==> flow/design.v <==
module axi_timer #(
  parameter AXI_ADDR_BW_p = 12     
) (
  input logic  clk,
  input logic  rst_n,
  input logic [AXI_ADDR_BW_p-1:0] i_axi_awaddr,
  input logic  i_axi_awvalid,
  input logic [31:0] i_axi_wdata,
  input logic i_axi_wvalid,
  input logic i_axi_bready,
  input logic [AXI_ADDR_BW_p-1:0] i_axi_araddr,
  input logic i_axi_arvalid,
  input logic i_axi_rready,
  output logic o_axi_awready,
  output logic o_axi_wready,
  output logic [1:0] o_axi_bresp,
  output logic o_axi_bvalid,
  output logic o_axi_arready,
  output logic [31:0] o_axi_rdata,
  output logic [1:0] o_axi_rresp,
  output logic o_axi_rvalid,
  output logic o_cnt0_en,
  output logic o_cnt0_reload,
  output logic o_cnt0_count_up,
  output logic [31:0] o_cnt0_load_value,
  output logic [31:0] o_cnt0_compare_value,
  input  logic [31:0] i_cnt0_value,
  output logic o_cnt1_en,
  output logic o_cnt1_reload,
  output logic o_cnt1_count_up,
  output logic o_cnt1_src,
  output logic [31:0] o_cnt1_load_value,
  output logic [31:0] o_cnt1_compare_value,
  input  logic [31:0] i_cnt1_value
);
  localparam logic [1:0] RESP_OKAY   = 2'b00;
  localparam logic [1:0] RESP_EXOKAY = 2'b01;
  localparam logic [1:0] RESP_SLVERR = 2'b10;
  localparam logic [1:0] RESP_DECERR = 2'b11;
  logic s_cnt0_en;
  logic s_cnt0_reload;
  logic s_cnt0_count_up;
  logic [31:0] s_cnt0_load_value;
  logic [31:0] s_cnt0_compare_value;
  logic s_cnt1_en;
  logic s_cnt1_reload;
  logic s_cnt1_count_up;
  logic s_cnt1_src;
  logic [31:0] s_cnt1_load_value;
  logic [31:0] s_cnt1_compare_value;
  assign o_cnt0_en = s_cnt0_en;
  assign o_cnt0_reload = s_cnt0_reload;
  assign o_cnt0_count_up = s_cnt0_count_up;
  assign o_cnt0_load_value = s_cnt0_load_value;
  assign o_cnt0_compare_value = s_cnt0_compare_value;
  assign o_cnt1_en = s_cnt1_en;
  assign o_cnt1_reload = s_cnt1_reload;
  assign o_cnt1_count_up = s_cnt1_count_up;
  assign o_cnt1_src = s_cnt1_src;
  assign o_cnt1_load_value = s_cnt1_load_value;
  assign o_cnt1_compare_value = s_cnt1_compare_value;
  logic [1:0]  c_axi_wresp;
  logic [3:0]  c_axi_wstrb;
  logic [31:0] c_axi_wdata;
  logic s_axi_wdata_buf_used;
  logic [31:0] s_axi_wdata_buf;
  logic [3:0]  s_axi_wstrb_buf;
  logic [1:0]  s_axi_bresp;
  logic [AXI_ADDR_BW_p-1:0] s_axi_awaddr_buf;
  logic [AXI_ADDR_BW_p-1:0] c_axi_awaddr;
  logic s_axi_awaddr_buf_used;
  logic s_axi_awvalid;
  logic s_axi_wvalid;
  logic s_axi_bvalid;
  logic s_axi_awready;
  logic s_axi_wready;
  logic s_awaddr_done;
  logic [AXI_ADDR_BW_p-1:0] s_axi_awaddr;
  assign o_axi_awready = !s_axi_awaddr_buf_used & s_axi_awvalid;
  assign o_axi_wready  = !s_axi_wdata_buf_used & s_axi_wvalid;
  logic write_response_stalled;
  logic valid_write_address;
  logic valid_write_data;
  assign write_response_stalled = o_axi_bvalid & ~i_axi_bready;
  assign valid_write_address = s_axi_awaddr_buf_used | (i_axi_awvalid & o_axi_awready);
  assign valid_write_data = s_axi_wdata_buf_used | (i_axi_wvalid & o_axi_wready);
  always_ff @(posedge clk) begin
    if (!rst_n) begin
      s_axi_awvalid <= 1'b0;
      s_axi_awaddr_buf_used <= 1'b0;
    end else begin
      s_axi_awvalid <= 1'b1;
      if (i_axi_awvalid && o_axi_awready && (write_response_stalled || !valid_write_data)) begin
        s_axi_awaddr_buf <= i_axi_awaddr;
        s_axi_awaddr_buf_used <= 1'b1;
      end else if (s_axi_awaddr_buf_used && valid_write_data && (!o_axi_bvalid || i_axi_bready)) begin
        s_axi_awaddr_buf_used <= 1'b0;
      end
    end
  end
  always_ff @(posedge clk) begin
    if (!rst_n) begin
      s_axi_wdata_buf_used <= 1'b0;
      s_axi_wvalid <= 1'b0;
    end else begin
      s_axi_wvalid <= 1'b1;
      if (i_axi_wvalid && o_axi_wready && (write_response_stalled || !valid_write_address)) begin
        s_axi_wdata_buf <= i_axi_wdata;
        s_axi_wdata_buf_used <= 1'b1;
      end else if (s_axi_wdata_buf_used && valid_write_address && (!o_axi_bvalid || i_axi_bready)) begin
        s_axi_wdata_buf_used <= 1'b0;
      end
    end
  end
  assign c_axi_awaddr = s_axi_awaddr_buf_used ? s_axi_awaddr_buf : i_axi_awaddr;
  assign c_axi_wdata  = s_axi_wdata_buf_used  ? s_axi_wdata_buf : i_axi_wdata;
  always_ff @(posedge clk) begin
    if (!rst_n) begin
      s_axi_bvalid <= 1'b0;
      s_cnt0_en <= 1'b0;
      s_cnt0_reload <= 1'b0;
      s_cnt0_count_up <= 1'b0;
      s_cnt0_load_value <= '0;
      s_cnt0_compare_value <= '0;
      s_cnt1_en <= 1'b0;
      s_cnt1_reload <= 1'b0;
      s_cnt1_count_up <= 1'b0;
      s_cnt1_src <= 1'b0;
      s_cnt1_load_value <= '0;
      s_cnt1_compare_value <= '0;
    end else begin
      if (valid_write_address && valid_write_data && (!o_axi_bvalid || i_axi_bready)) begin
        s_axi_bresp <= RESP_OKAY;
        s_axi_bvalid <= 1'b1;
        case (c_axi_awaddr[AXI_ADDR_BW_p-1:2])
          'd0 : begin
            s_cnt0_en <= c_axi_wdata[0];
            s_cnt0_reload <= c_axi_wdata[1];
            s_cnt0_count_up <= c_axi_wdata[2];
          end
          'd1 : begin
            s_cnt0_load_value <= c_axi_wdata;
          end
          'd2 : begin
            s_cnt0_compare_value <= c_axi_wdata;
          end
          'd4 : begin
            s_cnt1_en <= c_axi_wdata[0];
            s_cnt1_reload <= c_axi_wdata[1];
            s_cnt1_count_up <= c_axi_wdata[2];
            s_cnt1_src <= c_axi_wdata[3]; 
          end
          'd5 : begin
            s_cnt1_load_value <= c_axi_wdata;
          end
          'd6 : begin
            s_cnt1_compare_value <= c_axi_wdata;
          end
          default: begin
            s_axi_bresp <= RESP_SLVERR;
          end
        endcase
      end else if (o_axi_bvalid && i_axi_bready && !(valid_write_address && valid_write_data)) begin
        s_axi_bvalid <= 1'b0;
      end
    end
  end
  assign o_axi_bresp = s_axi_bresp;
  assign o_axi_bvalid = s_axi_bvalid;
  logic s_axi_rvalid;
  logic [31:0] s_axi_rdata;
  logic [1:0] s_axi_rresp;
  logic s_axi_arready;
  logic [AXI_ADDR_BW_p-1:0] s_araddr_buf;
  logic s_araddr_buf_used;
  logic [AXI_ADDR_BW_p-1:0] c_axi_araddr;
  always_ff @(posedge clk) begin
    if (!rst_n) begin
      s_araddr_buf_used <= 1'b0;
      s_axi_arready <= 1'b0;
    end else begin
      s_axi_arready <= 1'b1;
      if (i_axi_arvalid && o_axi_arready && o_axi_rvalid && !i_axi_rready) begin
        s_araddr_buf <= i_axi_araddr;
        s_araddr_buf_used <= 1'b1;
      end 
      else if (s_araddr_buf_used && (!o_axi_rvalid || i_axi_rready)) begin
        s_araddr_buf_used <= 1'b0;
      end
    end
  end
  assign c_axi_araddr = s_araddr_buf_used ? s_araddr_buf : i_axi_araddr;
  assign o_axi_arready = !s_araddr_buf_used & s_axi_arready;
  always_ff @(posedge clk) begin
    if (!rst_n) begin
      s_axi_rvalid <= 1'b0;
    end else begin
      if ((s_araddr_buf_used || (i_axi_arvalid && o_axi_arready)) && (!o_axi_rvalid || i_axi_rready)) begin
        s_axi_rresp <= RESP_OKAY;
        s_axi_rvalid <= 1'b1;
        s_axi_rdata <= '0;
        case (c_axi_araddr[AXI_ADDR_BW_p-1:2])
          'd0 : begin
            s_axi_rdata[0] <= s_cnt0_en;
            s_axi_rdata[1] <= s_cnt0_reload;
            s_axi_rdata[2] <= s_cnt0_count_up;
          end
          'd1 : begin
            s_axi_rdata <= s_cnt0_load_value;
          end
          'd2 : begin
            s_axi_rdata <= s_cnt0_compare_value;
          end
          'd3 : begin
            s_axi_rdata <= i_cnt0_value;
          end
          'd4 : begin
            s_axi_rdata[0] <= s_cnt1_en;
            s_axi_rdata[1] <= s_cnt1_reload; 
            s_axi_rdata[2] <= s_cnt1_count_up;
            s_axi_rdata[3] <= s_cnt1_src; 
          end
          'd5 : begin
            s_axi_rdata <= s_cnt1_load_value;
          end
          'd6 : begin
            s_axi_rdata <= s_cnt1_compare_value;
          end
          'd7 : begin
            s_axi_rdata <= i_cnt1_value;
          end
          default: begin
            s_axi_rdata <= 32'hdeaddead;
            s_axi_rresp <= RESP_SLVERR;
          end
        endcase
      end else if (o_axi_rvalid && i_axi_rready && !s_araddr_buf_used && !(i_axi_arvalid && o_axi_arready)) begin
        s_axi_rvalid <= 1'b0;
      end
    end
  end
  assign o_axi_rdata = s_axi_rdata;
  assign o_axi_rresp = s_axi_rresp;
  assign o_axi_rvalid = s_axi_rvalid;
endmodule
module timer_counter (
  input logic clk,
  input logic rst_n,
  input logic i_cnt0_en,
  input logic i_cnt0_reload,
  input logic i_cnt0_count_up,
  input logic [31:0] i_cnt0_load_value,
  input logic [31:0] i_cnt0_compare_value,
  input logic i_cnt1_en,
  input logic i_cnt1_reload,
  input logic i_cnt1_count_up,
  input logic i_cnt1_src,
  input logic [31:0] i_cnt1_load_value,
  input logic [31:0] i_cnt1_compare_value,
  output logic [31:0] o_cnt0_value,
  output logic [31:0] o_cnt1_value,
  output logic o_cnt0_done,
  output logic o_cnt1_done
);
  logic [31:0] s_cnt0_value;
  logic s_cnt0_done;
  logic [31:0] s_cnt1_value;
  logic s_cnt1_done;
  assign o_cnt0_done = s_cnt0_done & i_cnt0_en;
  assign o_cnt1_done = s_cnt1_done & i_cnt1_en; 
  assign o_cnt0_value = s_cnt0_value;
  assign o_cnt1_value = s_cnt1_value;
  always_ff @(posedge clk) begin
    if (!rst_n) begin
      s_cnt0_done <= 1'b0;
      s_cnt0_value <= '0;
    end else begin
      s_cnt0_done <= 1'b0;
      if (i_cnt0_en) begin
        if (i_cnt0_count_up) begin
          s_cnt0_value <= s_cnt0_value + 1;
        end else begin
          s_cnt0_value <= s_cnt0_value - 1;
        end
        if (s_cnt0_value == i_cnt0_compare_value) begin
          s_cnt0_done <= 1'b1;
          if (i_cnt0_reload) begin
            s_cnt0_value <= i_cnt0_load_value;
          end
        end
      end else begin
        s_cnt0_value <= i_cnt0_load_value;
      end
    end
  end
  always_ff @(posedge clk) begin
    if (!rst_n) begin
      s_cnt1_done <= 1'b0;
      s_cnt1_value <= '0;
    end else begin
      s_cnt1_done <= 1'b0;
      if (i_cnt1_en) begin
        if (!i_cnt1_src || (i_cnt1_src && s_cnt0_done)) begin
          if (i_cnt1_count_up) begin
            s_cnt1_value <= s_cnt1_value + 1;
          end else begin
            s_cnt1_value <= s_cnt1_value - 1;
          end
        end
        if (s_cnt1_value == i_cnt1_compare_value) begin
          s_cnt1_done <= 1'b1;
          if (i_cnt1_reload) begin
            s_cnt1_value <= i_cnt1_load_value;
          end
        end
      end else begin
        s_cnt1_value <= i_cnt1_load_value;
      end
    end
  end
endmodule
module axi_timer_counter_top #(
  parameter AXI_ADDR_BW_p = 12     
) (
  input logic  clk,
  input logic  rst_n,
  input logic [AXI_ADDR_BW_p-1:0] i_axi_awaddr,
  input logic  i_axi_awvalid,
  input logic [31:0] i_axi_wdata,
  input logic i_axi_wvalid,
  input logic i_axi_bready,
  input logic [AXI_ADDR_BW_p-1:0] i_axi_araddr,
  input logic i_axi_arvalid,
  input logic i_axi_rready,
  output logic o_axi_awready,
  output logic o_axi_wready,
  output logic [1:0] o_axi_bresp,
  output logic o_axi_bvalid,
  output logic o_axi_arready,
  output logic [31:0] o_axi_rdata,
  output logic [1:0] o_axi_rresp,
  output logic o_axi_rvalid,
  output logic o_cnt0_done,
  output logic o_cnt1_done
);
  logic s_cnt0_en;
  logic s_cnt0_reload;
  logic s_cnt0_count_up;
  logic [31:0] s_cnt0_load_value;
  logic [31:0] s_cnt0_compare_value;
  logic [31:0] s_cnt0_value;
  logic s_cnt1_en;
  logic s_cnt1_reload;
  logic s_cnt1_count_up;
  logic s_cnt1_src;
  logic [31:0] s_cnt1_load_value;
  logic [31:0] s_cnt1_compare_value;
  logic [31:0] s_cnt1_value;
  axi_timer #(
    .AXI_ADDR_BW_p ( AXI_ADDR_BW_p )
  ) axi_timer_inst (
    .clk                  ( clk                   ),
    .rst_n                ( rst_n                 ),
    .i_axi_awaddr         ( i_axi_awaddr          ),
    .i_axi_awvalid        ( i_axi_awvalid         ),
    .i_axi_wdata          ( i_axi_wdata           ),
    .i_axi_wvalid         ( i_axi_wvalid          ),
    .i_axi_bready         ( i_axi_bready          ),
    .i_axi_araddr         ( i_axi_araddr          ),
    .i_axi_arvalid        ( i_axi_arvalid         ),
    .i_axi_rready         ( i_axi_rready          ),
    .o_axi_awready        ( o_axi_awready         ),
    .o_axi_wready         ( o_axi_wready          ),
    .o_axi_bresp          ( o_axi_bresp           ),
    .o_axi_bvalid         ( o_axi_bvalid          ),
    .o_axi_arready        ( o_axi_arready         ),
    .o_axi_rdata          ( o_axi_rdata           ),
    .o_axi_rresp          ( o_axi_rresp           ),
    .o_axi_rvalid         ( o_axi_rvalid          ),
    .o_cnt0_en            ( s_cnt0_en             ),
    .o_cnt0_reload        ( s_cnt0_reload         ),
    .o_cnt0_count_up      ( s_cnt0_count_up       ),
    .o_cnt0_load_value    ( s_cnt0_load_value     ),
    .o_cnt0_compare_value ( s_cnt0_compare_value  ),
    .i_cnt0_value         ( s_cnt0_value          ),
    .o_cnt1_en            ( s_cnt1_en             ),
    .o_cnt1_reload        ( s_cnt1_reload         ),
    .o_cnt1_count_up      ( s_cnt1_count_up       ),
    .o_cnt1_src           ( s_cnt1_src            ),
    .o_cnt1_load_value    ( s_cnt1_load_value     ),
    .o_cnt1_compare_value ( s_cnt1_compare_value  ),
    .i_cnt1_value         ( s_cnt1_value          )
  );
  timer_counter timer_counter_inst (
    .clk                  ( clk                   ),
    .rst_n                ( rst_n                 ),
    .i_cnt0_en            ( s_cnt0_en             ),
    .i_cnt0_reload        ( s_cnt0_reload         ),
    .i_cnt0_count_up      ( s_cnt0_count_up       ),
    .i_cnt0_load_value    ( s_cnt0_load_value     ),
    .i_cnt0_compare_value ( s_cnt0_compare_value  ),
    .o_cnt0_value         ( s_cnt0_value          ),
    .i_cnt1_en            ( s_cnt1_en             ),
    .i_cnt1_reload        ( s_cnt1_reload         ),
    .i_cnt1_count_up      ( s_cnt1_count_up       ),
    .i_cnt1_src           ( s_cnt1_src            ),
    .i_cnt1_load_value    ( s_cnt1_load_value     ),
    .i_cnt1_compare_value ( s_cnt1_compare_value  ),
    .o_cnt1_value         ( s_cnt1_value          ),
    .o_cnt0_done          ( o_cnt0_done           ),
    .o_cnt1_done          ( o_cnt1_done           )
  );
endmodule
==> flow/run.sh <==
#!/bin/bash
# the make line also repeats each setting of config.mk as NAME=value (left out here)
make -C /OpenROAD-flow-scripts/flow DESIGN_CONFIG=/design/flow/config.mk WORK_HOME=/design/flow/orfs CLKGATE_MAP_FILE= finish
==> flow/config.mk <==
export PLATFORM = sky130hd
export DESIGN_NAME = axi_timer_counter_top
export DESIGN_NICKNAME = axi_timer_counter_top
export VERILOG_FILES = /design/flow/design.v
export SDC_FILE = /design/flow/constraint.sdc
export NUM_CORES = 4
export LEC_CHECK = 0
export CAP_MARGIN = 30
export CELL_PAD_IN_SITES_GLOBAL_PLACEMENT = 2
export CORE_ASPECT_RATIO = 0.66
export CORE_MARGIN = 5
export CORE_UTILIZATION = 42
export MAX_ROUTING_LAYER = met5
export MIN_ROUTING_LAYER = met2
export SETUP_SLACK_MARGIN = 0.41
export SLEW_MARGIN = 5
==> flow/constraint.sdc <==
create_clock -name core_clock -period 5.04 [get_ports {clk}]
set_input_delay 1.0080 -clock core_clock [delete_from_list [all_inputs] [get_ports {clk}]]
set_output_delay 1.0080 -clock core_clock [all_outputs]
set_load 0.01 [all_outputs]
==> impl_metrics.tcl, run 1 <==
# place-and-route summary
set metrics [dict create \
    timing.rr.end "timer_counter_inst.s_cnt0_value[30]" \
    critPathSlowestCell "a211oi_1" \
    yosys-stat-area_mm2 0.0154 \
    maxCapViolations 0 \
    warning_count 32 \
    top_power_group "sequential cells" \
    outcome "timing/DRC/antenna clean" \
    avgRoutedWirePerCell_um 25.4 \
    cp-startpoint "axi_timer_inst.s_cnt0_count_up" \
    ant_nets 0 \
    chipArea_mm2 0.0406 \
    rr_startpoint "axi_timer_inst.s_cnt0_count_up" \
    end_kind "flop" \
    powerSeq_w 0.00245 \
    die_width_um 245 \
    p_int_w 0.00372 \
    powerClk_w 0.00226 \
    path_depth 11 \
    cts_tree "done" \
    vias_per_cell 8.24 \
    finalHoldViolations 0 \
    powerDensity_mw_per_mm2 276 \
    yosys.area_share.adder_pct 5.15 \
    synthMuxAreaShare_pct 4.00 \
    port_buffers 99 \
    syn-cell-area_mm2 0.0154 \
    dieHeight_um 165 \
    path_clk_slew_ns 0.06 \
    max_slew_margin_pct 36.3 \
    grt_use_total_pct 40.6 \
    power.share.clock_pct 45.9 \
    yosysMostFrequentCell "nor2_1" \
    cts-root-buf "clkbuf_16" \
    power_leakage_nw 6.70 \
    dp_hpwl_um 37200 \
    min_period_ns 4.01 \
    gr-total-overflow 0 \
    holdBufCountCts 0 \
    fill_cells 3416 \
    grt_pass1_wl_um 83100 \
    yosysUniqueCellTypes 78 \
    gp_congestion 0.914 \
    cts_resized 0 \
    cts_buffer_depth 3 \
    regArea_mm2 0.00673 \
    yosys_most_used_dff "dfxtp_1" \
    p_comb_share_pct 4.5 \
    fin_skew_ns 0.0199 \
    crit_required_ns 5.51 \
    fin_ws_ns 1.03 \
    fin_crit_sh_pct 79.6 \
    top_logic_kind "AND-OR/OR-AND gates" \
    antenna_found_initial 0 \
    hold_path_end "timer_counter_inst.s_cnt0_value[26]" \
    area_leaders "dfxtp_1, edfxtp_1, a211oi_1, nor2_1, ha_1" \
    tightest_slew_ns 0.954 \
    cp_cell_sequence "inv_1 -> ha_1 -> nor2b_1 -> o31a_1 -> o31ai_1 -> o211ai_1 -> a211oi_1 -> o31ai_1 -> o21ai_0 -> mux2i_1 -> o211ai_1" \
    hold_path_depth 2 \
    comb_area_mm2 0.00825 \
    cts_sinks 293 \
    path_max_fanout 13 \
    cts_setup_buffers 0 \
    switching_share_pct 24.4 \
    finalWirelength_um 56100 \
    grt_max_degree 65 \
    ys_cells 1627 \
    async_flop_share_pct 0 \
    compound_area_share_pct 23.9 \
    worstHoldStart "axi_timer_inst.s_cnt0_load_value[26]" \
    fmax_mhz 249 \
    pwr-share-seq_pct 49.7 \
    synth_seq_share_pct 43.8 \
    rrSetupSlack_ns 1.03 \
    syn_inst 1627 \
    cts_max_level 1 \
    report.final.slew_viol_count 0 \
    switchingPower_w 0.00120 \
    ys_ff 293 \
    ios 106 \
    simple_gate_share_pct 13.7 \
    tns_ns 0 \
    core_mm2 0.0358 \
    areaGrowthSynthToFinish_pct 16.2 \
    ys.warnings.count 2 \
    syn_avg_cell_area_um2 9.44 \
    nets 1811 \
    first_pass_iters 46 \
    peakVddDrop_mv 0.250 \
    min_path_type "flop to flop" \
    worstSetupPathType "flop to flop" \
    worst-path-buf-inv 1 \
    cp_slowest_stage_delay_ns 0.59 \
    numCtsBuffers 31 \
    yosysTopAreaCell "dfxtp_1" \
    rr_worst_depth 11 \
    grt_pass1_vias 19700 \
    cp-endpoint "timer_counter_inst.s_cnt0_value[30]" \
    clk_latency_ns 0.61 \
    final_core_util_pct 49.9 \
    post-place-ws_ns 1.20 \
    vias 18200 \
    cp_top_family "AND-OR/OR-AND gates" \
    route.detailed.drc 0 \
    pg_comb_w 0.000219 \
    drtIter0Drc 3219 \
    crit_arrival_ns 4.48 \
    netlist.area_leader.share_pct 27.0 \
    edf_count 86 \
    row_count 56 \
    setup_violations 0 \
    fp_util_pct 42.9 \
    xor_share_pct 6.21 \
    synthTopCellsByCount "nor2_1, dfxtp_1, a211oi_1" \
    critPathLaunchType "flop" \
    rsz0062_at_grt "no" \
]
-- metal layers --
layer,global-route usage (%),up-vias,share of wire [%]
li1,-,6185,-
met1,-,6189,0
met2,44.1,5295,45
met3,60.3,480,46
met4,4.99,39,7.5
met5,29.2,-,2.2
-- through the flow --
| step | area, µm² | instances | hold slack, ns | power (W) |
|---|---|---|---|---|
| finish | 17900 | 2206 | 0.496 | 0.00492 |
| global route | 17800 | 2203 | 0.535 | 0.00503 |
| CTS | 17800 | 2203 | 0.500 | 0.00487 |
| detailed placement | 16900 | 2146 | 0.493 | 0.00271 |
| global placement | 16900 | 2145 | 0.487 | 0.00271 |
| floorplan | 15400 | 1628 | 0.448 | 0.00259 |
-- layout make-up --
type | count | share of cell area, %
multi-input cells | 1211 | 46.2
flip-flops and latches | 293 | 37.7
repair buffers | 128 | 6.98
clock buffers | 48 | 4.76
well taps | 493 | 3.45
inverters | 21 | 0.470
clock inverters | 9 | 0.406
diodes | 3 | 0.0420
==> run 2: changes to the inputs <==
- CAP_MARGIN: 30 -> 20
- CELL_PAD_IN_SITES_GLOBAL_PLACEMENT: 2 -> unset
- CORE_ASPECT_RATIO: 0.66 -> unset
- CORE_MARGIN: 5 -> 2
- CORE_UTILIZATION: 42 -> 66
- CTS_CLUSTER_SIZE: unset -> 76
- MAX_ROUTING_LAYER: met5 -> unset
- MIN_ROUTING_LAYER: met2 -> unset
- SETUP_SLACK_MARGIN: 0.41 -> 0.72
- SLEW_MARGIN: 5 -> 20
- clock period: 5.04 -> 3.2 ns (I/O delays scaled with it)
==> run 2 against run 1 <==
  * The layout now fails its checks (setup timing)
  * Combinational power rose by 57%
  * Clock skew down 0.0072 ns
  * Sequential share of layout area is 4.1 points lower
  * Via count down 16%
  * Register-to-register slack worse by 1.0 ns
  * Utilization increased by 38 points
  * Synthesized cell count is the same
  * Power grew 62%
  * Design area is 12% higher
  * Non-clock buffer count is 107 higher
  * Largest cell class unchanged
  * Largest power group unchanged
==> impl_metrics.tcl, run 2 <==
# place-and-route summary
set metrics [dict create \
    ant_nets 0 \
    post-place-ws_ns 0.0105 \
    worst-path-buf-inv 4 \
    yosysUniqueCellTypes 78 \
    gp_congestion 0.955 \
    xor_share_pct 6.21 \
    first_pass_iters 7 \
    pwr-share-seq_pct 48.3 \
    critPathSlowestCell "dfxtp_4" \
    critPathLaunchType "flop" \
    rr_worst_depth 14 \
    nets 1918 \
    hold_path_end "timer_counter_inst.s_cnt0_value[21]" \
    dp_hpwl_um 32000 \
    report.final.slew_viol_count 0 \
    rr_startpoint "axi_timer_inst.s_cnt0_count_up" \
    drtIter0Drc 2333 \
    top_logic_kind "AND-OR/OR-AND gates" \
    ys_cells 1627 \
    rsz0062_at_grt "yes" \
    placed_cell_area_mm2 0.0172 \
    fin_crit_sh_pct 101 \
    power.share.clock_pct 47.4 \
    cts_tree "done" \
    worstHoldStart "axi_timer_inst.s_cnt0_load_value[21]" \
    synthMuxAreaShare_pct 4.00 \
    cts_sinks 293 \
    cts_max_level 1 \
    ys_ff 293 \
    simple_gate_share_pct 13.7 \
    timing.rr.end "timer_counter_inst.s_cnt0_value[24]" \
    core_mm2 0.0228 \
    syn-cell-area_mm2 0.0154 \
    p_int_w 0.00618 \
    yosys_most_used_dff "dfxtp_1" \
    powerSeq_w 0.00385 \
    powerDensity_mw_per_mm2 398 \
    synthTopCellsByCount "nor2_1, dfxtp_1, a211oi_1" \
    grt_max_degree 94 \
    grt_use_total_pct 40.2 \
    crit_arrival_ns 3.68 \
    path_depth 14 \
    min_period_ns 3.22 \
    totalPowerFinal_w 0.00797 \
    finalHoldViolations 0 \
    fill_cells 1131 \
    crit_required_ns 3.66 \
    avgRoutedWirePerCell_um 26.8 \
    syn_inst 1627 \
    setup_violations 1 \
    switching_share_pct 22.5 \
    yosysTopAreaCell "dfxtp_1" \
    dieHeight_um 157 \
    syn_avg_cell_area_um2 9.44 \
    finalWirelength_um 57100 \
    clk_latency_ns 0.59 \
    cts_buffer_depth 3 \
    grt_pass1_vias 13800 \
    fmax_mhz 311 \
    fin_ws_ns -0.0185 \
    synth_seq_share_pct 43.8 \
    fin_area_mm2 0.0201 \
    power_leakage_nw 7.71 \
    vias 15300 \
    tightest_slew_ns 0.954 \
    gr-total-overflow 0 \
    area_leaders "dfxtp_1, edfxtp_1, a211oi_1, nor2_1, ha_1" \
    outcome "failed layout checks" \
    areaGrowthSynthToFinish_pct 30.5 \
    rrSetupSlack_ns -0.02 \
    port_buffers 99 \
    grt_pass1_wl_um 76200 \
    switchingPower_w 0.00179 \
    holdBufCountCts 0 \
    timing.hold.ws_ns 0.480 \
    final_core_util_pct 88.0 \
    yosysMostFrequentCell "nor2_1" \
    antenna_found_initial 4 \
    max_slew_margin_pct 36.2 \
    powerClk_w 0.00378 \
    fin_skew_ns 0.0127 \
    row_count 55 \
    cp-startpoint "axi_timer_inst.s_cnt0_count_up" \
    chipArea_mm2 0.0245 \
    edf_count 86 \
    ys.warnings.count 2 \
    netlist.area_leader.share_pct 27.0 \
    so_faults "setup timing" \
    worstSetupPathType "flop to flop" \
    numCtsBuffers 31 \
    compound_area_share_pct 23.9 \
    cp-endpoint "timer_counter_inst.s_cnt0_value[24]" \
    cp_top_family "AND-OR/OR-AND gates" \
    warning_count 35 \
    peakVddDrop_mv 0.472 \
    die_width_um 157 \
    fp_util_pct 67.5 \
    end_kind "flop" \
    min_path_type "flop to flop" \
    yosys.area_share.adder_pct 5.15 \
    yosys-stat-area_mm2 0.0154 \
    top_power_group "sequential cells" \
    path_clk_slew_ns 0.06 \
    cts-root-buf "clkbuf_16" \
    ios 106 \
    vias_per_cell 7.19 \
    cp_slowest_stage_delay_ns 0.37 \
    p_comb_share_pct 4.3 \
    path_max_fanout 6 \
    route.detailed.drc 0 \
    hold_path_depth 2 \
    pg_comb_w 0.000343 \
    maxCapViolations 0 \
    async_flop_share_pct 0 \
    cp_cell_sequence "clkinvlp_4 -> buf_6 -> ha_4 -> nor2b_4 -> o31a_1 -> buf_4 -> o31a_1 -> a41oi_2 -> o21bai_1 -> buf_4 -> a41o_4 -> a41o_1 -> nand4b_1 -> o221ai_1" \
]
run 2: stage by stage:
step	cells	TNS, ns
2_1_floorplan	1628	0
3_3_place_gp	1990	0
3_5_place_dp	1990	0
4_1_cts	2083	0
5_1_grt	2132	-0.139
6_report	2133	-0.0185
run 2: metal layers:
| layer | wire length, µm | GRT usage (%) | vias up |
|---|---|---|---|
| met5 | 26 | 0 | - |
| met4 | 4830 | 21.4 | 4 |
| met3 | 7650 | 9.64 | 433 |
| met2 | 24800 | 64.2 | 1239 |
| met1 | 19800 | 50.6 | 7181 |
| li1 | - | - | 6479 |
run 2: cell type report:
cell class	count	area [µm²]	area share, %
diodes	2	5.00	0.0250
clock buffers	40	883	4.41
clock inverters	18	191	0.955
inverters	21	88.8	0.443
multi-input cells	1211	9280	46.3
flip-flops and latches	293	6740	33.6
well taps	313	392	1.95
repair buffers	235	2470	12.3
run 2: what timing repair did:
action | 4_1_cts | 5_1_grt
pin swaps | 63 | 86
endpoints found under the setup margin | 74 | 133
cloned | 1 | 7
setup buffers | 34 | 41
gates resized | 100 | 105
==> run 3: changes to the inputs <==
- ABC_AREA: unset -> 1
- CAP_MARGIN: 20 -> 0
- CELL_PAD_IN_SITES_DETAIL_PLACEMENT: unset -> 0
- CELL_PAD_IN_SITES_GLOBAL_PLACEMENT: unset -> 0
- CORE_UTILIZATION: 66 -> 72
- CTS_CLUSTER_SIZE: 76 -> 54
- GPL_ROUTABILITY_DRIVEN: unset -> 0
- HOLD_SLACK_MARGIN: unset -> 0.3
- MAX_ROUTING_LAYER: unset -> met5
- PLACE_DENSITY_LB_ADDON: unset -> 0.04
- SETUP_SLACK_MARGIN: 0.72 -> 0.69
- SLEW_MARGIN: 20 -> 40
- TNS_END_PERCENT: unset -> 85
- clock period: 3.2 -> 2.45 ns (I/O delays scaled with it)
==> run 3 against run 2 <==
  * The run now fails in clock tree synthesis
  * Die size rose by 4.5%
  * Synthesized area rose by 14%
  * Synthesized cell count rose by 58%
==> impl_metrics.tcl, run 3 <==
# yosys + openroad results
set metrics [dict create \
    post-place-cells 2998 \
    top_logic_kind "simple AND/OR/NAND/NOR gates" \
    simple_gate_share_pct 26.9 \
    syn_inst 2569 \
    outcome "aborted with a tool error" \
    ys_ff 293 \
    ys_cells 2569 \
    core_mm2 0.0241 \
    yosysTopAreaCell "dfxtp_1" \
    dp_hpwl_um 41200 \
    yosys.area_share.adder_pct 4.51 \
    yosys-stat-area_mm2 0.0175 \
    async_flop_share_pct 0 \
    syn_avg_cell_area_um2 6.82 \
    row_count 57 \
    edf_count 86 \
    ios 106 \
    synthTopCellsByCount "nand2_1, inv_1, a21oi_1" \
    synth_seq_share_pct 38.4 \
    xor_share_pct 3.20 \
    chipArea_mm2 0.0256 \
    lastStage "clock tree synthesis" \
    port_buffers 99 \
    placed_cell_area_mm2 0.0195 \
    yosys_most_used_dff "dfxtp_1" \
    dieHeight_um 160 \
    area_leaders "dfxtp_1, nand2_1, edfxtp_1, a21oi_1, inv_1" \
    yosysMostFrequentCell "nand2_1" \
    die_width_um 160 \
    netlist.area_leader.share_pct 23.6 \
    synthMuxAreaShare_pct 0.742 \
    tool.error "[ERROR DPL-0038] Utilization greater than 100%, impossible to legalize" \
    compound_area_share_pct 16.1 \
    post-place-ws_ns -0.0960 \
    syn-cell-area_mm2 0.0175 \
    yosysUniqueCellTypes 54 \
    fp_util_pct 72.7 \
    ys.warnings.count 2 \
]
## run 3: stage by stage
stage / util [%] / hold slack, ns / TNS (ns)
after floorplan: - / 0.436 / 0
after global placement: 80.7 / 0.457 / -0.306
after detailed placement: 80.7 / 0.465 / -3.34
==> run 4: changes to the inputs <==
- ABC_AREA: 1 -> unset
- CAP_MARGIN: 0 -> 20
- CELL_PAD_IN_SITES_DETAIL_PLACEMENT: 0 -> unset
- CELL_PAD_IN_SITES_GLOBAL_PLACEMENT: 0 -> unset
- CORE_UTILIZATION: 72 -> 68
- CTS_CLUSTER_DIAMETER: unset -> 200
- CTS_CLUSTER_SIZE: 54 -> 29
- GPL_ROUTABILITY_DRIVEN: 0 -> unset
- HOLD_SLACK_MARGIN: 0.3 -> unset
- MAX_ROUTING_LAYER: met5 -> unset
- PLACE_DENSITY_LB_ADDON: 0.04 -> unset
- SETUP_SLACK_MARGIN: 0.69 -> -0.12
- SLEW_MARGIN: 40 -> 20
- TNS_END_PERCENT: 85 -> unset
- clock period: 2.45 -> 2.78 ns (I/O delays scaled with it)
==> run 4 against run 3 <==
  * Now fails the layout checks on setup timing
  * Synthesized area fell by 12%
  * Die size fell by 7.0%
  * Synthesized cell count fell by 37%
==> impl_metrics.tcl, run 4 <==
# place-and-route summary
set metrics [dict create \
    outcome "failed layout checks" \
    so_faults "setup timing" \
    synthTopCellsByCount "nor2_1, dfxtp_1, a211oi_1" \
    cts_sinks 293 \
    chipArea_mm2 0.0238 \
    tightest_slew_ns 0.693 \
    rrSetupSlack_ns -0.26 \
    vias 14900 \
    syn_inst 1627 \
    fin_ws_ns -0.255 \
    critPathSlowestCell "dfxtp_4" \
    peakVddDrop_mv 0.568 \
    area_leaders "dfxtp_1, edfxtp_1, a211oi_1, nor2_1, ha_1" \
    cp_cell_sequence "clkinvlp_4 -> buf_12 -> buf_6 -> ha_4 -> a21oi_2 -> o21ai_2 -> a221oi_2 -> o211ai_1 -> buf_4 -> a211oi_2 -> buf_4 -> o31ai_4 -> o21ai_2 -> mux2i_1 -> o211ai_1" \
    ys_cells 1627 \
    post-place-ws_ns -0.403 \
    worstSetupPathType "flop to flop" \
    worst-path-buf-inv 5 \
    edf_count 86 \
    yosysUniqueCellTypes 78 \
    cts-root-buf "clkbuf_16" \
    compound_area_share_pct 23.9 \
    end_kind "flop" \
    route.detailed.drc 0 \
    path_clk_slew_ns 0.12 \
    top_power_group "sequential cells" \
    grt_util_met1_pct 53.0 \
    ant_nets 0 \
    crit_required_ns 3.19 \
    fin_skew_ns 0.0412 \
    port_buffers 99 \
    yosys_most_used_dff "dfxtp_1" \
    timing.rr.end "timer_counter_inst.s_cnt0_value[30]" \
    cp_top_family "AND-OR/OR-AND gates" \
    areaGrowthSynthToFinish_pct 25.1 \
    min_period_ns 3.04 \
    simple_gate_share_pct 13.7 \
    first_pass_iters 7 \
    nets 1968 \
    yosys-stat-area_mm2 0.0154 \
    placed_cell_area_mm2 0.0182 \
    async_flop_share_pct 0 \
    gp_congestion 1.00 \
    fill_cells 1119 \
    timing.hold.ws_ns 0.507 \
    numCtsBuffers 14 \
    grt_use_total_pct 41.7 \
    powerDensity_mw_per_mm2 381 \
    busiest_layer "met2" \
    pg_comb_w 0.000404 \
    vias_per_cell 6.99 \
    clk_latency_ns 0.53 \
    grt_pass1_wl_um 79000 \
    fin_area_mm2 0.0192 \
    gr-total-overflow 0 \
    maxCapViolations 0 \
    yosysMostFrequentCell "nor2_1" \
    switching_share_pct 23.3 \
    ios 106 \
    synthMuxAreaShare_pct 4.00 \
    max_slew_margin_pct 53.2 \
    powerSeq_w 0.00443 \
    regArea_mm2 0.00673 \
    comb_area_mm2 0.00879 \
    yosysTopAreaCell "dfxtp_1" \
    powerClk_w 0.00248 \
    cp-endpoint "timer_counter_inst.s_cnt0_value[30]" \
    core_mm2 0.0220 \
    path_depth 15 \
    pwr-share-seq_pct 60.6 \
    min_path_type "flop to flop" \
    critPathLaunchType "flop" \
    fp_util_pct 69.8 \
    report.final.slew_viol_count 0 \
    crit_arrival_ns 3.45 \
    top_logic_kind "AND-OR/OR-AND gates" \
    hold_path_depth 2 \
    path_max_fanout 8 \
    grt_use_met3_pct 6.61 \
    cts_max_level 1 \
    worstHoldStart "axi_timer_inst.s_cnt0_load_value[25]" \
    fmax_mhz 329 \
    avgRoutedWirePerCell_um 24.7 \
    rr_worst_depth 15 \
    power.share.clock_pct 33.9 \
    syn_avg_cell_area_um2 9.44 \
    grt_use_met2_pct 69.8 \
    ys.warnings.count 2 \
    cts_tree "done" \
    p_comb_share_pct 5.5 \
    antenna_found_initial 0 \
    power_leakage_nw 7.48 \
    fin_crit_sh_pct 109 \
    yosys.area_share.adder_pct 5.15 \
    finalHoldViolations 0 \
    switchingPower_w 0.00170 \
    dp_hpwl_um 35800 \
    n_antenna_cell 0 \
    syn-cell-area_mm2 0.0154 \
    drtIter0Drc 2082 \
    netlist.area_leader.share_pct 27.0 \
    rr_startpoint "axi_timer_inst.s_cnt0_count_up" \
    ys_ff 293 \
    row_count 54 \
    grt_max_degree 78 \
    dieHeight_um 154 \
    cp_slowest_stage_delay_ns 0.38 \
    xor_share_pct 6.21 \
    finalWirelength_um 52500 \
    die_width_um 154 \
    rsz0062_at_grt "yes" \
    synth_seq_share_pct 43.8 \
    cts_buffer_depth 3 \
    warning_count 35 \
    setup_violations 21 \
    p_int_w 0.00561 \
    grt_pass1_vias 14400 \
    hold_path_end "timer_counter_inst.s_cnt0_value[25]" \
    cp-startpoint "axi_timer_inst.s_cnt0_count_up" \
]
## run 4: stage by stage
step                power [W]  utilization, %  std cells  setup TNS (ns)
floorplan             0.00470               -       1628           -3.43
global placement      0.00490            82.6       2091           -4.59
detailed placement    0.00491            82.6       2091           -8.59
CTS                   0.00726            86.0       2120           -1.61
global route          0.00744            87.3       2129           -4.94
finish                0.00732            87.3       2129           -2.14
## run 4: repair_timing
item,in CTS,in global routing
hold buffers,0,0
pin swaps,20,26
setup endpoints to repair,16,28
buffers inserted,9,11
resized,32,47
## run 4: metal layers
layer | share of wire (%) | up-vias
met5 | 0 | -
met4 | 6.0 | 0
met3 | 10 | 269
met2 | 47 | 1043
met1 | 37 | 7030
li1 | - | 6543
## run 4: layout make-up
class,count,share of cell area (%)
timing repair buffer,302,14.7
clock buffer,21,2.07
tap,280,1.82
clock inverter,1,0.156
inverter,21,0.462
sequential,293,35.0
multi-input combinational,1211,45.7
==> run 5: changes to the inputs <==
- ABC_AREA: unset -> 0
- CELL_PAD_IN_SITES_DETAIL_PLACEMENT: unset -> 0
- CELL_PAD_IN_SITES_GLOBAL_PLACEMENT: unset -> 0
- CORE_MARGIN: 2 -> 9
- CORE_UTILIZATION: 68 -> 59
- CTS_CLUSTER_DIAMETER: 200 -> unset
- CTS_CLUSTER_SIZE: 29 -> 54
- GPL_ROUTABILITY_DRIVEN: unset -> 1
- HOLD_SLACK_MARGIN: unset -> 0.3
- MAX_ROUTING_LAYER: unset -> met5
- PLACE_DENSITY_LB_ADDON: unset -> 0.18
- SETUP_SLACK_MARGIN: -0.12 -> unset
- SLEW_MARGIN: 20 -> 5
- TNS_END_PERCENT: unset -> 85
- clock period: 2.78 -> 4.75 ns (I/O delays scaled with it)
==> run 5 against run 4 <==
  * The run now finishes clean
  * Sequential cell count unchanged
  * Sequential share of layout area is 2.7 points higher
  * Global-route usage shrank 14 points
  * Die size up 35%
  * Synthesized cell count stayed put
  * Worst setup slack better by 1.3 ns
  * Critical path depth is 4 lower
  * Clock-buffer cell count up 15
  * Utilization down 17 points
  * First-iteration DRC count down 6.5%
  * Critical endpoint unchanged
  * Largest power group is now clock
==> impl_metrics.tcl, run 5 <==
# place-and-route summary
set metrics [dict create \
    outcome "timing/DRC/antenna clean" \
    yosysUniqueCellTypes 78 \
    worst-path-buf-inv 1 \
    worstSetupPathType "flop to flop" \
    ys.warnings.count 2 \
    rr_startpoint "axi_timer_inst.s_cnt0_count_up" \
    power.share.clock_pct 49.3 \
    yosys.area_share.adder_pct 5.15 \
    ant_nets 0 \
    finalWirelength_um 46000 \
    cts_buffer_depth 3 \
    p_int_w 0.00437 \
    cp-startpoint "axi_timer_inst.s_cnt0_count_up" \
    vias 13400 \
    syn_avg_cell_area_um2 9.44 \
    dieHeight_um 179 \
    grt_use_total_pct 27.8 \
    synthMuxAreaShare_pct 4.00 \
    tns_ns 0 \
    dp_hpwl_um 32100 \
    gr-total-overflow 0 \
    powerSeq_w 0.00260 \
    finalHoldViolations 0 \
    grt_pass1_vias 12400 \
    peakVddDrop_mv 0.355 \
    cts_tree "done" \
    rr_worst_depth 11 \
    avgRoutedWirePerCell_um 22.6 \
    fin_skew_ns 0.0203 \
    holdBufCountCts 0 \
    chipArea_mm2 0.0322 \
    rsz0062_at_grt "no" \
    cp-endpoint "timer_counter_inst.s_cnt0_value[30]" \
    crit_arrival_ns 4.14 \
    ys_ff 293 \
    clk_latency_ns 0.58 \
    pwr-share-seq_pct 46.7 \
    fin_crit_sh_pct 77.6 \
    cp_slowest_stage_delay_ns 0.50 \
    timing.rr.end "timer_counter_inst.s_cnt0_value[30]" \
    xor_share_pct 6.21 \
    path_clk_slew_ns 0.06 \
    min_period_ns 3.69 \
    edf_count 86 \
    tightest_slew_ns 0.934 \
    path_max_fanout 13 \
    switching_share_pct 21.4 \
    core_mm2 0.0254 \
    path_depth 11 \
    numCtsBuffers 31 \
    antenna_found_initial 0 \
    max_slew_margin_pct 37.7 \
    yosys-stat-area_mm2 0.0154 \
    yosysTopAreaCell "dfxtp_1" \
    syn_inst 1627 \
    min_path_type "flop to flop" \
    cts_resized 0 \
    n_antenna_cell 0 \
    row_count 58 \
    power_leakage_nw 6.81 \
    switchingPower_w 0.00119 \
    syn-cell-area_mm2 0.0154 \
    yosys_most_used_dff "dfxtp_1" \
    cts_sinks 293 \
    fill_cells 1976 \
    gp_congestion 0.945 \
    hold_path_depth 2 \
    crit_required_ns 5.21 \
    fin_ws_ns 1.06 \
    fmax_mhz 271 \
    drtIter0Drc 1946 \
    powerClk_w 0.00274 \
    maxCapViolations 0 \
    simple_gate_share_pct 13.7 \
    setup_violations 0 \
    top_power_group "clock" \
    route.detailed.drc 0 \
    async_flop_share_pct 0 \
    report.final.slew_viol_count 0 \
    die_width_um 179 \
    critPathLaunchType "flop" \
    synth_seq_share_pct 43.8 \
    cts-root-buf "clkbuf_16" \
    cts_max_level 1 \
    area_leaders "dfxtp_1, edfxtp_1, a211oi_1, nor2_1, ha_1" \
    vias_per_cell 6.57 \
    grt_max_degree 179 \
    areaGrowthSynthToFinish_pct 16.1 \
    rrSetupSlack_ns 1.06 \
    end_kind "flop" \
    compound_area_share_pct 23.9 \
    grt_pass1_wl_um 70500 \
    post-place-ws_ns 0.997 \
    critPathSlowestCell "dfxtp_1" \
    p_comb_share_pct 4.0 \
    nets 1807 \
    powerDensity_mw_per_mm2 312 \
    worstHoldStart "axi_timer_inst.s_cnt0_load_value[26]" \
    warning_count 32 \
    cp_cell_sequence "inv_1 -> ha_1 -> nor2b_1 -> o31a_1 -> o31ai_1 -> o211ai_1 -> a211oi_1 -> o31ai_1 -> o21ai_0 -> mux2i_1 -> o211ai_1" \
    top_logic_kind "AND-OR/OR-AND gates" \
    netlist.area_leader.share_pct 27.0 \
    synthTopCellsByCount "nor2_1, dfxtp_1, a211oi_1" \
    pg_comb_w 0.000223 \
    hold_path_end "timer_counter_inst.s_cnt0_value[26]" \
    port_buffers 99 \
    first_pass_iters 8 \
    cts_setup_buffers 0 \
    cp_top_family "AND-OR/OR-AND gates" \
    yosysMostFrequentCell "nor2_1" \
    ys_cells 1627 \
    fp_util_pct 60.5 \
    ios 106 \
]
run 5: through the flow:
step	instance area, µm²	util [%]	power (W)	hold slack (ns)	std cells
2_1_floorplan	15400	-	0.00275	0.448	1628
3_3_place_gp	16700	65.6	0.00286	0.488	1978
3_5_place_dp	16700	65.6	0.00287	0.506	1978
4_1_cts	17800	70.2	0.00556	0.515	2036
5_1_grt	17800	70.2	0.00568	0.539	2037
6_report	17800	70.2	0.00556	0.518	2037
run 5: area by class of cell:
class / instances / area, µm² / share of cell area [%]
Clock inverter: 22 / 333 / 1.87
Sequential cell: 293 / 6730 / 37.7
Inverter: 21 / 81.3 / 0.456
Tap cell: 330 / 413 / 2.31
Clock buffer: 36 / 836 / 4.68
Timing Repair Buffer: 124 / 1200 / 6.75
Multi-Input combinational cell: 1211 / 8250 / 46.2
run 5: routing by layer:
layer  vias to the layer above  GRT usage [%]  part of all wire (%)
li1                       6260              -                     -
met1                      6308           40.3                    43
met2                       691           40.4                    43
met3                       114           5.28                   9.9
met4                         0           10.2                   3.8
met5                         -              0                     0
==> run 6: changes to the inputs <==
- ABC_AREA: 0 -> 1
- CELL_PAD_IN_SITES_DETAIL_PLACEMENT: 0 -> unset
- CELL_PAD_IN_SITES_GLOBAL_PLACEMENT: 0 -> unset
- CORE_MARGIN: 9 -> 2
- CORE_UTILIZATION: 59 -> 71
- CTS_CLUSTER_DIAMETER: unset -> 200
- CTS_CLUSTER_SIZE: 54 -> 15
- GPL_ROUTABILITY_DRIVEN: 1 -> unset
- HOLD_SLACK_MARGIN: 0.3 -> unset
- MAX_ROUTING_LAYER: met5 -> unset
- PLACE_DENSITY_LB_ADDON: 0.18 -> unset
- SLEW_MARGIN: 5 -> 20
- TNS_END_PERCENT: 85 -> unset
- clock period: 4.75 -> 2.51 ns (I/O delays scaled with it)
==> run 6 against run 5 <==
  * Now fails the layout checks on setup timing
  * Die size shrank 19%
  * Global-route usage grew 16 points
  * First-iteration DRC count grew 55%
  * Power grew 62%
  * Hold slack lost 0.17 ns
  * Critical path depth grew 1
  * Worst setup slack lost 1.1 ns
  * Sequential power grew 89%
  * Maximum frequency grew 46%
  * Cell count grew 50%
  * Largest cell class unchanged
  * Largest power group is now sequential cells
==> impl_metrics.tcl, run 6 <==
# place-and-route summary
set metrics [dict create \
    outcome "failed layout checks" \
    so_faults "setup timing" \
    cp_cell_sequence "clkinvlp_4 -> buf_4 -> ha_1 -> nand2_1 -> inv_1 -> nand2_1 -> nand2_1 -> nand2_1 -> nand2_1 -> xor2_1 -> o21ai_0 -> nor2_1" \
    synthTopCellsByCount "nand2_1, inv_1, a21oi_1" \
    async_flop_share_pct 0 \
    numCtsBuffers 23 \
    yosys.area_share.adder_pct 4.51 \
    vias_per_cell 6.21 \
    grt_use_total_pct 43.7 \
    antenna_found_initial 1 \
    finalHoldViolations 0 \
    ys_ff 293 \
    synth_seq_share_pct 38.4 \
    avgRoutedWirePerCell_um 19.6 \
    worst-path-buf-inv 3 \
    switchingPower_w 0.00215 \
    cp-startpoint "axi_timer_inst.s_cnt0_count_up" \
    rrSetupSlack_ns -0.009 \
    xor_share_pct 3.20 \
    worstHoldStart "rst_n" \
    edf_count 86 \
    crit_top_cell "nand2_1" \
    n_antenna_cell 0 \
    simple_gate_share_pct 26.9 \
    cts-root-buf "clkbuf_16" \
    critPathSlowestCell "dfxtp_2" \
    syn_inst 2569 \
    synthMuxAreaShare_pct 0.742 \
    gr-total-overflow 0 \
    path_depth 12 \
    die_width_um 161 \
    critPathLaunchType "flop" \
    netlist.area_leader.share_pct 23.6 \
    grt_pass1_vias 17600 \
    min_path_type "input pin to flop" \
    crit_arrival_ns 2.93 \
    crit_required_ns 2.92 \
    syn_avg_cell_area_um2 6.82 \
    end_kind "flop" \
    rr_startpoint "axi_timer_inst.s_cnt0_count_up" \
    rsz0062_at_grt "yes" \
    dieHeight_um 161 \
    area_leaders "dfxtp_1, nand2_1, edfxtp_1, a21oi_1, inv_1" \
    ios 106 \
    hold_path_depth 3 \
    route.detailed.drc 0 \
    p_int_w 0.00686 \
    first_pass_iters 8 \
    post-place-cells 3016 \
    cp_top_family "simple AND/OR/NAND/NOR gates" \
    yosys-stat-area_mm2 0.0175 \
    yosysMostFrequentCell "nand2_1" \
    worstSetupPathType "flop to flop" \
    power_leakage_nw 9.15 \
    cts_buffer_depth 3 \
    chipArea_mm2 0.0260 \
    path_max_fanout 8 \
    syn-cell-area_mm2 0.0175 \
    yosysTopAreaCell "dfxtp_1" \
    fin_skew_ns 0.0185 \
    path_clk_slew_ns 0.08 \
    grt_max_degree 102 \
    ys_cells 2569 \
    cts_tree "done" \
    drtIter0Drc 3016 \
    powerDensity_mw_per_mm2 441 \
    vias 19000 \
    tns_ns -0.00933 \
    powerClk_w 0.00349 \
    core_mm2 0.0242 \
    cts_max_level 1 \
    clk_latency_ns 0.54 \
    nets 2849 \
    finalWirelength_um 60100 \
    max_slew_margin_pct 42.6 \
    p_comb_share_pct 6.7 \
    switching_share_pct 23.9 \
    row_count 57 \
    dp_hpwl_um 43200 \
    power.share.clock_pct 38.7 \
    pg_comb_w 0.000600 \
    top_power_group "sequential cells" \
    ant_nets 0 \
    ys.warnings.count 2 \
    hold_path_end "timer_counter_inst.s_cnt0_value[10]" \
    areaGrowthSynthToFinish_pct 16.5 \
    min_period_ns 2.52 \
    cts_sinks 293 \
    fp_util_pct 72.3 \
    finalNonFillerCells 3064 \
    fmax_mhz 397 \
    peakVddDrop_mv 0.636 \
    grt_pass1_wl_um 90300 \
    cp-endpoint "timer_counter_inst.s_cnt0_value[9]" \
    final_core_util_pct 84.2 \
    report.final.slew_viol_count 0 \
    gp_congestion 1.04 \
    fin_crit_sh_pct 100 \
    powerSeq_w 0.00492 \
    maxCapViolations 0 \
    fin_ws_ns -0.00933 \
    top_logic_kind "simple AND/OR/NAND/NOR gates" \
    fill_cells 1519 \
    cp_slowest_stage_delay_ns 0.36 \
    rr_worst_depth 12 \
    port_buffers 99 \
    yosysUniqueCellTypes 54 \
    setup_violations 1 \
    yosys_most_used_dff "dfxtp_1" \
    tightest_slew_ns 0.837 \
    timing.rr.end "timer_counter_inst.s_cnt0_value[9]" \
    warning_count 36 \
    pwr-share-seq_pct 54.6 \
    compound_area_share_pct 16.1 \
]
[run 6: what timing repair did]
action,in CTS,in global routing
buffers inserted,0,7
resized,0,41
hold buffers,0,0
setup endpoints to repair,0,26
[run 6: layer usage]
layer	routed length, µm	vias up	track usage [%]
li1	-	8662	-
met1	20900	8483	53.8
met2	27200	1472	72.2
met3	7330	403	8.60
met4	4700	0	24.7
met5	0	-	0
[run 6: layout make-up]
class	instances	area, µm²	share of cell area (%)
clock buffer	39	636	3.11
clock inverter	2	17.5	0.0858
inverter	357	1350	6.60
multi-input combinational	1830	9190	45.0
sequential	293	6730	33.0
tap	324	405	1.99
timing repair buffer	219	2090	10.2
[run 6: stage by stage]
step | setup WS, ns | area, µm² | hold WS, ns | total power, W
after floorplan | 0.136 | 17500 | 0.436 | 0.00528
after global placement | -0.108 | 19600 | 0.460 | 0.00557
after detailed placement | -0.140 | 19600 | 0.466 | 0.00559
after CTS | 0.0112 | 20200 | 0.343 | 0.00889
after global routing | -0.0790 | 20400 | 0.361 | 0.00914
final | -0.00933 | 20400 | 0.349 | 0.00901
==> run 7: changes to the inputs <==
- ABC_AREA: 1 -> unset
- CORE_ASPECT_RATIO: unset -> 1.47
- CORE_UTILIZATION: 71 -> 72
- CTS_CLUSTER_DIAMETER: 200 -> 372
- CTS_CLUSTER_SIZE: 15 -> 100
- PLACE_DENSITY: unset -> 0.42
- SETUP_SLACK_MARGIN: unset -> -0.24
- clock period: 2.51 -> 2.41 ns (I/O delays scaled with it)
==> run 7 against run 6 <==
  * The run now fails in global routing
  * Synthesized area down 12%
  * Synthesized cell count is 37% lower
  * Die size is 13% lower
==> impl_metrics.tcl, run 7 <==
# yosys + openroad results
set metrics [dict create \
    synthTopCellsByCount "nor2_1, dfxtp_1, a211oi_1" \
    area_leaders "dfxtp_1, edfxtp_1, a211oi_1, nor2_1, ha_1" \
    cts_buffer_depth 3 \
    grt_use_total_pct 68.3 \
    cts_sinks 293 \
    yosysUniqueCellTypes 78 \
    compound_area_share_pct 23.9 \
    cts_max_level 1 \
    ys_ff 293 \
    yosysMostFrequentCell "nor2_1" \
    core_mm2 0.0209 \
    chipArea_mm2 0.0225 \
    simple_gate_share_pct 13.7 \
    xor_share_pct 6.21 \
    syn_inst 1627 \
    yosysTopAreaCell "dfxtp_1" \
    netlist.area_leader.share_pct 27.0 \
    ys.warnings.count 2 \
    syn-cell-area_mm2 0.0154 \
    yosys-stat-area_mm2 0.0154 \
    die_width_um 124 \
    yosys.area_share.adder_pct 5.15 \
    holdBufCountCts 0 \
    row_count 64 \
    fp_util_pct 73.5 \
    ys_cells 1627 \
    top_logic_kind "AND-OR/OR-AND gates" \
    tool.error "[ERROR GRT-0116] Global routing finished with congestion. Check the congestion regions in the DRC Viewer." \
    dp_hpwl_um 41000 \
    async_flop_share_pct 0 \
    dieHeight_um 181 \
    edf_count 86 \
    gr-total-overflow 17 \
    ios 106 \
    port_buffers 99 \
    cts-root-buf "clkbuf_16" \
    gp_congestion 1.06 \
    yosys_most_used_dff "dfxtp_1" \
    lastStage "global routing" \
    syn_avg_cell_area_um2 9.44 \
    numCtsBuffers 6 \
    synthMuxAreaShare_pct 4.00 \
    outcome "aborted with a tool error" \
    synth_seq_share_pct 43.8 \
]
run 7: what timing repair did:
item | CTS
setup buffers | 25
pin swaps | 64
setup endpoints to repair | 40
gates resized | 128
gates cloned | 2
endpoints found under the hold margin | 0
run 7: metal layers:
layer / global-route usage [%] / overflow
met1: 66.8 / 0
met2: 91.5 / 4
met4: 71.4 / 13
met5: 9.80 / 0
met3: 45.2 / 0
run 7: per-stage QoR:
| step | TNS, ns | hold WS [ns] | instances | worst slack [ns] | area (µm²) |
|---|---|---|---|---|---|
| 3_5_place_dp | -67.03 | 0.490 | 2164 | -0.580 | 18900 |
| 2_1_floorplan | -22.42 | 0.442 | 1628 | -0.683 | 15500 |
| 4_1_cts | -18.33 | 0.422 | 2193 | -0.559 | 20000 |
| 3_3_place_gp | -38.81 | 0.478 | 2164 | -0.512 | 18900 |
==> run 8: changes to the inputs <==
- CORE_ASPECT_RATIO: 1.47 -> 0.72
- SETUP_SLACK_MARGIN: -0.24 -> unset
- TNS_END_PERCENT: unset -> 10
- clock period: 2.41 -> 2.43 ns (I/O delays scaled with it)
==> run 8 against run 7 <==
  * The run again fails in global routing
  * Synthesized area is the same
  * Die size hardly changed
  * Synthesized cell count unchanged
==> impl_metrics.tcl, run 8 <==
# yosys + openroad results
set metrics [dict create \
    async_flop_share_pct 0 \
    compound_area_share_pct 23.9 \
    synthMuxAreaShare_pct 4.00 \
    cts-root-buf "clkbuf_16" \
    ys.warnings.count 2 \
    die_width_um 176 \
    core_mm2 0.0210 \
    gp_congestion 1.04 \
    yosys-stat-area_mm2 0.0154 \
    xor_share_pct 6.21 \
    syn-cell-area_mm2 0.0154 \
    holdBufCountCts 0 \
    chipArea_mm2 0.0225 \
    synth_seq_share_pct 43.8 \
    edf_count 86 \
    syn_avg_cell_area_um2 9.44 \
    yosysUniqueCellTypes 78 \
    yosys_most_used_dff "dfxtp_1" \
    yosysMostFrequentCell "nor2_1" \
    outcome "aborted with a tool error" \
    cts_sinks 293 \
    cts_max_level 1 \
    area_leaders "dfxtp_1, edfxtp_1, a211oi_1, nor2_1, ha_1" \
    cts_buffer_depth 3 \
    placed_cell_area_mm2 0.0188 \
    dp_hpwl_um 39700 \
    yosysTopAreaCell "dfxtp_1" \
    netlist.area_leader.share_pct 27.0 \
    top_logic_kind "AND-OR/OR-AND gates" \
    synthTopCellsByCount "nor2_1, dfxtp_1, a211oi_1" \
    lastStage "global routing" \
    numCtsBuffers 6 \
    post-place-ws_ns -0.666 \
    fp_util_pct 73.2 \
    yosys.area_share.adder_pct 5.15 \
    ys_cells 1627 \
    dieHeight_um 128 \
    row_count 45 \
    simple_gate_share_pct 13.7 \
    ys_ff 293 \
    port_buffers 99 \
    ios 106 \
    syn_inst 1627 \
]
-- run 8: what timing repair did --
item	in CTS
endpoints found under the setup margin	62
resized	82
pin swaps	44
buffers inserted	9
-- run 8: per-stage QoR --
step / cells / util [%]
detailed placement: 2183 / 89.7
global placement: 2183 / 89.7
CTS: 2199 / 92.7
floorplan: 1628 / -
==> run 9: changes to the inputs <==
- CORE_ASPECT_RATIO: 0.72 -> unset
- CTS_CLUSTER_DIAMETER: 372 -> 381
- CTS_CLUSTER_SIZE: 100 -> 17
- PLACE_DENSITY: 0.42 -> unset
- SETUP_SLACK_MARGIN: unset -> -0.25
- TNS_END_PERCENT: 10 -> unset
- clock period: 2.43 -> 2.59 ns (I/O delays scaled with it)
==> run 9 against run 8 <==
  * The flow again stops in global routing
  * Synthesized area stayed put
  * Die size hardly changed
  * Synthesized cell count stayed put
==> impl_metrics.tcl, run 9 <==
# yosys + openroad results
set metrics [dict create \
    async_flop_share_pct 0 \
    syn-cell-area_mm2 0.0154 \
    chipArea_mm2 0.0225 \
    simple_gate_share_pct 13.7 \
    post-place-ws_ns -0.382 \
    compound_area_share_pct 23.9 \
    yosys-stat-area_mm2 0.0154 \
    grt_use_total_pct 75.1 \
    yosysTopAreaCell "dfxtp_1" \
    syn_inst 1627 \
    fp_util_pct 73.3 \
    tool.error "[ERROR GRT-0232] Routing congestion too high. Check the congestion heatmap in the GUI." \
    dp_hpwl_um 37100 \
    area_leaders "dfxtp_1, edfxtp_1, a211oi_1, nor2_1, ha_1" \
    synth_seq_share_pct 43.8 \
    die_width_um 150 \
    gr-total-overflow 97 \
    outcome "aborted with a tool error" \
    edf_count 86 \
    syn_avg_cell_area_um2 9.44 \
    numCtsBuffers 21 \
    yosysMostFrequentCell "nor2_1" \
    placed_cell_area_mm2 0.0184 \
    gp_congestion 1.05 \
    dieHeight_um 150 \
    cts_max_level 1 \
    top_logic_kind "AND-OR/OR-AND gates" \
    synthMuxAreaShare_pct 4.00 \
    ys_ff 293 \
    synthTopCellsByCount "nor2_1, dfxtp_1, a211oi_1" \
    holdBufCountCts 0 \
    ys.warnings.count 2 \
    yosys_most_used_dff "dfxtp_1" \
    row_count 53 \
    cts_buffer_depth 3 \
    yosys.area_share.adder_pct 5.15 \
    ios 106 \
    xor_share_pct 6.21 \
    yosysUniqueCellTypes 78 \
    lastStage "global routing" \
    cts-root-buf "clkbuf_16" \
    netlist.area_leader.share_pct 27.0 \
    core_mm2 0.0210 \
    cts_sinks 293 \
    ys_cells 1627 \
    port_buffers 99 \
]
-- run 9: through the flow --
stage / hold WS [ns] / util (%) / total power [W] / instances / TNS, ns
after floorplan: 0.448 / - / 0.00505 / 1628 / -9.64
after global placement: 0.469 / 87.9 / 0.00526 / 2121 / -9.76
after detailed placement: 0.488 / 87.9 / 0.00528 / 2121 / -26.36
after CTS: 0.511 / 92.4 / 0.00832 / 2164 / -7.38
-- run 9: routing by layer --
layer  GRT overflow  global-route usage, %
met5              0                   28.0
met1              2                   76.7
met4             47                   75.1
met2             48                   93.7
met3              0                   54.1
-- run 9: what timing repair did --
| item | in CTS |
|---|---|
| setup buffers | 8 |
| cloned | 1 |
| pin swaps | 24 |
| resized | 45 |
| endpoints found under the setup margin | 19 |
==> run 10: changes to the inputs <==
- CORE_UTILIZATION: 72 -> 71
- CTS_CLUSTER_DIAMETER: 381 -> unset
- CTS_CLUSTER_SIZE: 17 -> unset
- PLACE_DENSITY: unset -> 0.65
- SETUP_SLACK_MARGIN: -0.25 -> unset
- clock period: 2.59 -> 2.81 ns (I/O delays scaled with it)
==> run 10 against run 9 <==
  * The flow again stops in global routing
  * Synthesized cell count is the same
  * Die size up 1.4%
  * Synthesized area is the same
==> impl_metrics.tcl, run 10 <==
# yosys + openroad results
set metrics [dict create \
    cts_max_level 1 \
    numCtsBuffers 31 \
    grt_use_total_pct 91.2 \
    lastStage "global routing" \
    die_width_um 151 \
    simple_gate_share_pct 13.7 \
    yosysUniqueCellTypes 78 \
    outcome "aborted with a tool error" \
    yosys_most_used_dff "dfxtp_1" \
    tool.error "[ERROR GRT-0232] Routing congestion too high. Check the congestion heatmap in the GUI." \
    gp_congestion 0.980 \
    area_leaders "dfxtp_1, edfxtp_1, a211oi_1, nor2_1, ha_1" \
    yosys.area_share.adder_pct 5.15 \
    syn_avg_cell_area_um2 9.44 \
    ios 106 \
    synthMuxAreaShare_pct 4.00 \
    yosys-stat-area_mm2 0.0154 \
    netlist.area_leader.share_pct 27.0 \
    async_flop_share_pct 0 \
    dieHeight_um 151 \
    cts_buffer_depth 3 \
    ys.warnings.count 2 \
    synth_seq_share_pct 43.8 \
    core_mm2 0.0212 \
    syn_inst 1627 \
    synthTopCellsByCount "nor2_1, dfxtp_1, a211oi_1" \
    chipArea_mm2 0.0228 \
    gr-total-overflow 761 \
    xor_share_pct 6.21 \
    top_logic_kind "AND-OR/OR-AND gates" \
    edf_count 86 \
    dp_hpwl_um 35800 \
    cts_sinks 293 \
    compound_area_share_pct 23.9 \
    yosysTopAreaCell "dfxtp_1" \
    placed_cell_area_mm2 0.0179 \
    row_count 53 \
    fp_util_pct 72.6 \
    yosysMostFrequentCell "nor2_1" \
    cts-root-buf "clkbuf_16" \
    ys_cells 1627 \
    syn-cell-area_mm2 0.0154 \
    port_buffers 99 \
    ys_ff 293 \
]
run 10: timing repair:
action	4_1_cts
cloned	1
hold buffers	0
setup buffers	21
endpoints found under the setup margin	27
pin swaps	54
gates resized	84
run 10: metrics by stage:
step / TNS [ns] / cells / total power (W) / hold slack (ns) / setup WS, ns
global placement: -1.10 / 2054 / 0.00485 / 0.459 / -0.135
floorplan: -2.47 / 1628 / 0.00465 / 0.442 / -0.283
detailed placement: -3.91 / 2054 / 0.00487 / 0.478 / -0.213
CTS: -0.204 / 2132 / 0.00917 / 0.506 / -0.0376
run 10: per-layer routing:
layer / GRT overflow / GRT usage, %
met5: 2 / 47.5
met4: 232 / 98.6
met3: 24 / 77.6
met2: 488 / 108
met1: 15 / 86.5
No activity file was given, so power comes from the tool's default toggle rates.
